== run 1 ==
## cordic
module cordic #(parameter WIDTH = 32, ITER = 16)(
    input clk,
    input rst,
    input start,
    input mode,  
    input signed [WIDTH-1:0] x_in,
    input signed [WIDTH-1:0] y_in,
    input signed [WIDTH-1:0] z_in,
    output reg signed [WIDTH-1:0] x_out,
    output reg signed [WIDTH-1:0] y_out,
    output reg signed [WIDTH-1:0] z_out,
    output reg done
);
    localparam signed [WIDTH-1:0] K = 32'sd19898;   
    localparam IDLE = 2'd0, PROCESS = 2'd1, DONE = 2'd2;
    reg signed [WIDTH-1:0] x, y, z;
    reg [4:0] i;
    reg [1:0] state;
    reg mode_r;  
    function signed [WIDTH-1:0] atan_table;
        input [3:0] idx;
        case (idx)
            4'd0:  atan_table = 32'sd25736;
            4'd1:  atan_table = 32'sd15192;
            4'd2:  atan_table = 32'sd8027;
            4'd3:  atan_table = 32'sd4074;
            4'd4:  atan_table = 32'sd2045;
            4'd5:  atan_table = 32'sd1023;
            4'd6:  atan_table = 32'sd511;
            4'd7:  atan_table = 32'sd256;
            4'd8:  atan_table = 32'sd128;
            4'd9:  atan_table = 32'sd64;
            4'd10: atan_table = 32'sd32;
            4'd11: atan_table = 32'sd16;
            4'd12: atan_table = 32'sd8;
            4'd13: atan_table = 32'sd4;
            4'd14: atan_table = 32'sd2;
            default: atan_table = 32'sd1;
        endcase
    endfunction
    always @(posedge clk or posedge rst) begin
        if (rst) begin
            state <= IDLE;
            done <= 0;
            x <= 0; y <= 0; z <= 0;
            x_out <= 0; y_out <= 0; z_out <= 0;
            i <= 0;
  ...
Size: ~200 flip-flops, ~19000 sq um of cells after synthesis.
Settings: LEC_CHECK=0, ABC_AREA=0, CAP_MARGIN=25, CELL_PAD_IN_SITES_DETAIL_PLACEMENT=1, CELL_PAD_IN_SITES_GLOBAL_PLACEMENT=3, CORE_ASPECT_RATIO=1.92, CORE_MARGIN=2, CORE_UTILIZATION=48, CTS_CLUSTER_DIAMETER=67, GPL_ROUTABILITY_DRIVEN=0, GPL_TIMING_DRIVEN=0, MAX_ROUTING_LAYER=met4, PLACE_DENSITY_LB_ADDON=0.2, SLEW_MARGIN=30, TNS_END_PERCENT=65; clock period 7.1 ns.
run.sh (not shown) runs the stock make flow with config.mk's settings and CLKGATE_MAP_FILE=.
The flow ended early for run 1: it failed with a tool error in global placement without I/O (3_1_place_gp_skip_io).
Inputs modified between run 1 and run 2:
==> flow/config.mk <==
export PLATFORM = sky130hd
export DESIGN_NAME = cordic
export DESIGN_NICKNAME = cordic
export VERILOG_FILES = /design/flow/design.v
export SDC_FILE = /design/flow/constraint.sdc
export NUM_CORES = 4
export LEC_CHECK = 0
export ABC_AREA = 1
export CAP_MARGIN = 35
export CORE_MARGIN = 2
export CORE_UTILIZATION = 40
export CTS_CLUSTER_SIZE = 89
export GPL_ROUTABILITY_DRIVEN = 0
export GPL_TIMING_DRIVEN = 0
export SLEW_MARGIN = 15
export TNS_END_PERCENT = 5
==> flow/constraint.sdc <==
create_clock -name core_clock -period 7.0 [get_ports {clk}]
set_input_delay 1.4000 -clock core_clock [delete_from_list [all_inputs] [get_ports {clk}]]
set_output_delay 1.4000 -clock core_clock [all_outputs]
set_load 0.01 [all_outputs]
==> results <==
- Across run 1 and run 2, a clean result was obtained everywhere but in run 1.
- Stage in which a tool error killed run 1: global placement without I/O (3_1_place_gp_skip_io).
- On post-synth net total, the higher figure sits with run 2, not run 1.
- Compared with run 1, in run 2 cell area after synthesis grew by 1.5%; area reported by Yosys stat grew by 280 sq um.
- Of run 2 and run 1, it is run 2 that has the lower initial standard-cell utilization of the core.
- In the reports for run 1 and run 2, the smaller die span in y belongs to run 2.
- Relative to run 1, the number of distinct library cells after synthesis measured on run 2 has decreased by more than a quarter.
- Chip footprint for run 2 is higher than for run 1.
- Delta (run 2 minus run 1): simple-gate share of the synthesized area went up, synthesized cell count increased 873.
diff inputs: run 2 => run 3
diff --git a/flow/config.mk b/flow/config.mk
--- a/flow/config.mk
+++ b/flow/config.mk
@@ -9 +9,2 @@
-export CAP_MARGIN = 35
+export CAP_MARGIN = 20
+export CORE_ASPECT_RATIO = 0.5
@@ -11,5 +12,5 @@
-export CORE_UTILIZATION = 40
-export CTS_CLUSTER_SIZE = 89
-export GPL_ROUTABILITY_DRIVEN = 0
-export GPL_TIMING_DRIVEN = 0
-export SLEW_MARGIN = 15
+export CORE_UTILIZATION = 72
+export CTS_CLUSTER_DIAMETER = 334
+export CTS_CLUSTER_SIZE = 97
+export PLACE_DENSITY = 0.42
+export SLEW_MARGIN = 20
==> flow/constraint.sdc <==
create_clock -name core_clock -period 3.77 [get_ports {clk}]
set_input_delay 0.7540 -clock core_clock [delete_from_list [all_inputs] [get_ports {clk}]]
set_output_delay 0.7540 -clock core_clock [all_outputs]
set_load 0.01 [all_outputs]
==> comparison <==
Run 3 | ERROR | detailed placement (3_5_place_dp). The floorplan utilization of run 3 exceeds that of run 2 by 32 points. Note that the standard-cell row count recorded for run 2 amounts to 1.9 times the value seen in run 3. Run 3 does better than run 2 on placeable core region.
The following lists how run 4 was set up differently from run 3:
==> flow/config.mk <==
export PLATFORM = sky130hd
export DESIGN_NAME = cordic
export DESIGN_NICKNAME = cordic
export VERILOG_FILES = /design/flow/design.v
export SDC_FILE = /design/flow/constraint.sdc
export NUM_CORES = 4
export LEC_CHECK = 0
export CAP_MARGIN = 20
export CORE_MARGIN = 2
export CORE_UTILIZATION = 65
export SETUP_SLACK_MARGIN = 1.42
export SLEW_MARGIN = 20
==> flow/constraint.sdc <==
create_clock -name core_clock -period 5.2 [get_ports {clk}]
set_input_delay 1.0400 -clock core_clock [delete_from_list [all_inputs] [get_ports {clk}]]
set_output_delay 1.0400 -clock core_clock [all_outputs]
set_load 0.01 [all_outputs]
--- outcome ---
- Run 3 terminated abnormally: detailed placement (3_5_place_dp) reported DPL-0033.
- The log for run 4 ends in global routing (5_1_grt) with error GRT-0232, so the run never completed.
- Dominant non-sequential cell family after synthesis = AND-OR/OR-AND gates: run 4; dominant non-sequential cell family after synthesis = simple AND/OR/NAND/NOR gates: run 3
- Multiplexer share of the synthesized area (run 4 over run 3): increase, 19 points
- Yosys cell count, run 3 and run 4: larger value in run 3
- Run 4 vs. run 3: placement row count went up by 20.
--- input diff run 4..run 5 ---
diff --git a/flow/config.mk b/flow/config.mk
--- a/flow/config.mk
+++ b/flow/config.mk
@@ -8 +8,3 @@
-export CAP_MARGIN = 20
+export ABC_AREA = 1
+export CAP_MARGIN = 25
+export CELL_PAD_IN_SITES_DETAIL_PLACEMENT = 0
@@ -10,2 +12,5 @@
-export CORE_UTILIZATION = 65
-export SETUP_SLACK_MARGIN = 1.42
+export CORE_UTILIZATION = 72
+export HOLD_SLACK_MARGIN = -0.1
+export MAX_ROUTING_LAYER = met5
+export PLACE_DENSITY = 0.35
+export SETUP_SLACK_MARGIN = 1.44
==> flow/constraint.sdc <==
create_clock -name core_clock -period 4.8 [get_ports {clk}]
set_input_delay 0.9600 -clock core_clock [delete_from_list [all_inputs] [get_ports {clk}]]
set_output_delay 0.9600 -clock core_clock [all_outputs]
set_load 0.01 [all_outputs]
Findings:
For run 5, the flow was terminated by a tool error in global routing (5_1_grt) and produced no final design. The floorplan utilization of run 5 is higher than that of run 4. Area reported by Yosys stat sits higher in run 5 than in run 4. On post-place setup slack, run 4 loses to run 5. | synthesized area | run 5 vs run 4 | worse |. Of run 5 and run 4, the lower number of instances in the synthesized netlist belongs to run 4. Compared with run 4, run 5 shows a lower number of unique standard cell types used by synthesis. Run 5 gives less quantity of gates resized following cts than run 4 did.


cordic again, from the RTL that the note above started with.
Settings: LEC_CHECK=0, ABC_AREA=0, CAP_MARGIN=25, CELL_PAD_IN_SITES_DETAIL_PLACEMENT=0, CELL_PAD_IN_SITES_GLOBAL_PLACEMENT=3, CORE_ASPECT_RATIO=0.77, CORE_MARGIN=10, CORE_UTILIZATION=48, CTS_CLUSTER_DIAMETER=67, CTS_CLUSTER_SIZE=62, GPL_ROUTABILITY_DRIVEN=0, GPL_TIMING_DRIVEN=0, MAX_ROUTING_LAYER=met4, PLACE_DENSITY_LB_ADDON=0.2, SLEW_MARGIN=30, TNS_END_PERCENT=65; clock period 7.1 ns.
The baseline died in global placement without I/O.
Next try:
- ABC_AREA: 0 -> unset
- CAP_MARGIN: 25 -> 20
- CELL_PAD_IN_SITES_DETAIL_PLACEMENT: 0 -> unset
- CELL_PAD_IN_SITES_GLOBAL_PLACEMENT: 3 -> unset
- CORE_ASPECT_RATIO: 0.77 -> unset
- CORE_MARGIN: 10 -> 2
- CORE_UTILIZATION: 48 -> 66
- CTS_CLUSTER_DIAMETER: 67 -> unset
- CTS_CLUSTER_SIZE: 62 -> unset
- GPL_ROUTABILITY_DRIVEN: 0 -> unset
- GPL_TIMING_DRIVEN: 0 -> unset
- MAX_ROUTING_LAYER: met4 -> unset
- PLACE_DENSITY_LB_ADDON: 0.2 -> unset
- SLEW_MARGIN: 30 -> 20
- TNS_END_PERCENT: 65 -> unset
- clock period: 7.1 -> 6.68 ns (I/O delays scaled with it)
=>
- The changed run finished clean
- die area went down by about 37%
- area after synthesis does not change
- synthesized cell count does not change
Next try:
- CORE_ASPECT_RATIO: unset -> 0.91
- CORE_UTILIZATION: 66 -> 72
- CTS_CLUSTER_DIAMETER: unset -> 93
- CTS_CLUSTER_SIZE: unset -> 79
- PLACE_DENSITY_LB_ADDON: unset -> 0.0
- SETUP_SLACK_MARGIN: unset -> 1.73
- clock period: 6.68 -> 5.85 ns (I/O delays scaled with it)
After rerunning:
- This time the run stopped in global routing (GRT-0232)
- die size drops by 8.1%
- area after synthesis does not change
- synthesized cell count does not change
Next try:
- CORE_ASPECT_RATIO: 0.91 -> unset
- CORE_UTILIZATION: 72 -> 40
- CTS_CLUSTER_DIAMETER: 93 -> unset
- CTS_CLUSTER_SIZE: 79 -> unset
- PLACE_DENSITY_LB_ADDON: 0.0 -> unset
- SETUP_SLACK_MARGIN: 1.73 -> unset
- clock period: 5.85 -> 6.68 ns (I/O delays scaled with it)
Outcome:
- Now the flow ran to the end with no violations
- area after synthesis is unchanged
- die area climbs by 78%
- synthesized cell count does not change


The RTL this note starts from:
==> flow/design.v <==
module cordic #(parameter WIDTH = 32, ITER = 16)(
    input clk,
    input rst,
    input start,
    input mode,  
    input signed [WIDTH-1:0] x_in,
    input signed [WIDTH-1:0] y_in,
    input signed [WIDTH-1:0] z_in,
    output reg signed [WIDTH-1:0] x_out,
    output reg signed [WIDTH-1:0] y_out,
    output reg signed [WIDTH-1:0] z_out,
    output reg done
);
    localparam signed [WIDTH-1:0] K = 32'sd19898;   
    localparam IDLE = 2'd0, PROCESS = 2'd1, DONE = 2'd2;
    reg signed [WIDTH-1:0] x, y, z;
    reg [4:0] i;
    reg [1:0] state;
    reg mode_r;  
    function signed [WIDTH-1:0] atan_table;
        input [3:0] idx;
        case (idx)
            4'd0:  atan_table = 32'sd25736;
            4'd1:  atan_table = 32'sd15192;
            4'd2:  atan_table = 32'sd8027;
            4'd3:  atan_table = 32'sd4074;
            4'd4:  atan_table = 32'sd2045;
            4'd5:  atan_table = 32'sd1023;
            4'd6:  atan_table = 32'sd511;
            4'd7:  atan_table = 32'sd256;
            4'd8:  atan_table = 32'sd128;
            4'd9:  atan_table = 32'sd64;
            4'd10: atan_table = 32'sd32;
            4'd11: atan_table = 32'sd16;
            4'd12: atan_table = 32'sd8;
            4'd13: atan_table = 32'sd4;
            4'd14: atan_table = 32'sd2;
            default: atan_table = 32'sd1;
        endcase
    endfunction
    always @(posedge clk or posedge rst) begin
        if (rst) begin
            state <= IDLE;
            done <= 0;
            x <= 0; y <= 0; z <= 0;
            x_out <= 0; y_out <= 0; z_out <= 0;
            i <= 0;
            mode_r <= 0;
        end 
        else begin
            case (state)
                IDLE: begin
                    done <= 0;
                    if (start) begin
                        x <= mode ? x_in : K;
                        y <= mode ? y_in : 0;
                        z <= mode ? 0 : z_in;
                        mode_r <= mode;
                        i <= 0;
                        state <= PROCESS;
                    end
                end
                PROCESS: begin
                    if (i < ITER) begin
                        if ((mode_r == 0 && z >= 0) || (mode_r == 1 && y < 0)) begin
                            x <= x - (y >>> i);
                            y <= y + (x >>> i);
                            z <= z - atan_table(i[3:0]);
                        end 
                        else begin
                            x <= x + (y >>> i);
                            y <= y - (x >>> i);
                            z <= z + atan_table(i[3:0]);
                        end
                        i <= i + 1;
                    end 
                    else begin
                        x_out <= x;
                        y_out <= y;
                        z_out <= z;
                        done <= 1;
                        state <= DONE;
                    end
                end
                DONE: begin
                    done <= 0;      
                    state <= IDLE;   
                end
            endcase
        end
    end
endmodule
Settings: LEC_CHECK=0, ABC_AREA=1, CAP_MARGIN=25, CELL_PAD_IN_SITES_DETAIL_PLACEMENT=0, CORE_MARGIN=2, CORE_UTILIZATION=72, CTS_CLUSTER_SIZE=15, HOLD_SLACK_MARGIN=0.29, MAX_ROUTING_LAYER=met5, SETUP_SLACK_MARGIN=1.44, SLEW_MARGIN=20; clock period 4.8 ns.
The starting point did not get past global routing, error DPL-0038.
==> next run, changes <==
CAP_MARGIN = 20   (was 25)
CELL_PAD_IN_SITES_DETAIL_PLACEMENT = unset   (was 0)
CORE_ASPECT_RATIO = 1.47   (was unset)
CTS_CLUSTER_DIAMETER = 272   (was unset)
CTS_CLUSTER_SIZE = 13   (was 15)
HOLD_SLACK_MARGIN = unset   (was 0.29)
MAX_ROUTING_LAYER = unset   (was met5)
PLACE_DENSITY = 0.42   (was unset)
SETUP_SLACK_MARGIN = unset   (was 1.44)
TNS_END_PERCENT = 5   (was unset)
clock period = 3.77 ns   (was 4.8 ns; I/O delays follow)
After rerunning:
- With this change the flow failed in clock tree synthesis
- synthesized cell count does not change
- die area is about the same
- area after synthesis is unchanged
==> next run, changes <==
ABC_AREA = unset   (was 1)
CORE_ASPECT_RATIO = unset   (was 1.47)
CORE_UTILIZATION = 66   (was 72)
CTS_CLUSTER_DIAMETER = unset   (was 272)
CTS_CLUSTER_SIZE = unset   (was 13)
PLACE_DENSITY = unset   (was 0.42)
SETUP_SLACK_MARGIN = -0.46   (was unset)
clock period = 5.85 ns   (was 3.77 ns; I/O delays follow)
Result: This time the run reached the layout checks and failed them: negative setup slack. Synthesized cell count shrinks by a quarter to a third. Synthesized area falls slightly. Die size goes up by a little under a tenth.
==> next run, changes <==
ABC_AREA = 1   (was unset)
CORE_UTILIZATION = 72   (was 66)
CTS_CLUSTER_DIAMETER = 272   (was unset)
CTS_CLUSTER_SIZE = 97   (was unset)
PLACE_DENSITY = 0.42   (was unset)
SETUP_SLACK_MARGIN = unset   (was -0.46)
clock period = 3.77 ns   (was 5.85 ns; I/O delays follow)
After rerunning:
- With this change the flow ended with an error in detailed placement, error DPL-0033
- die size is lower by 6.8%
- area after synthesis came out higher by 1.5%
- synthesized cell count went up by 42%
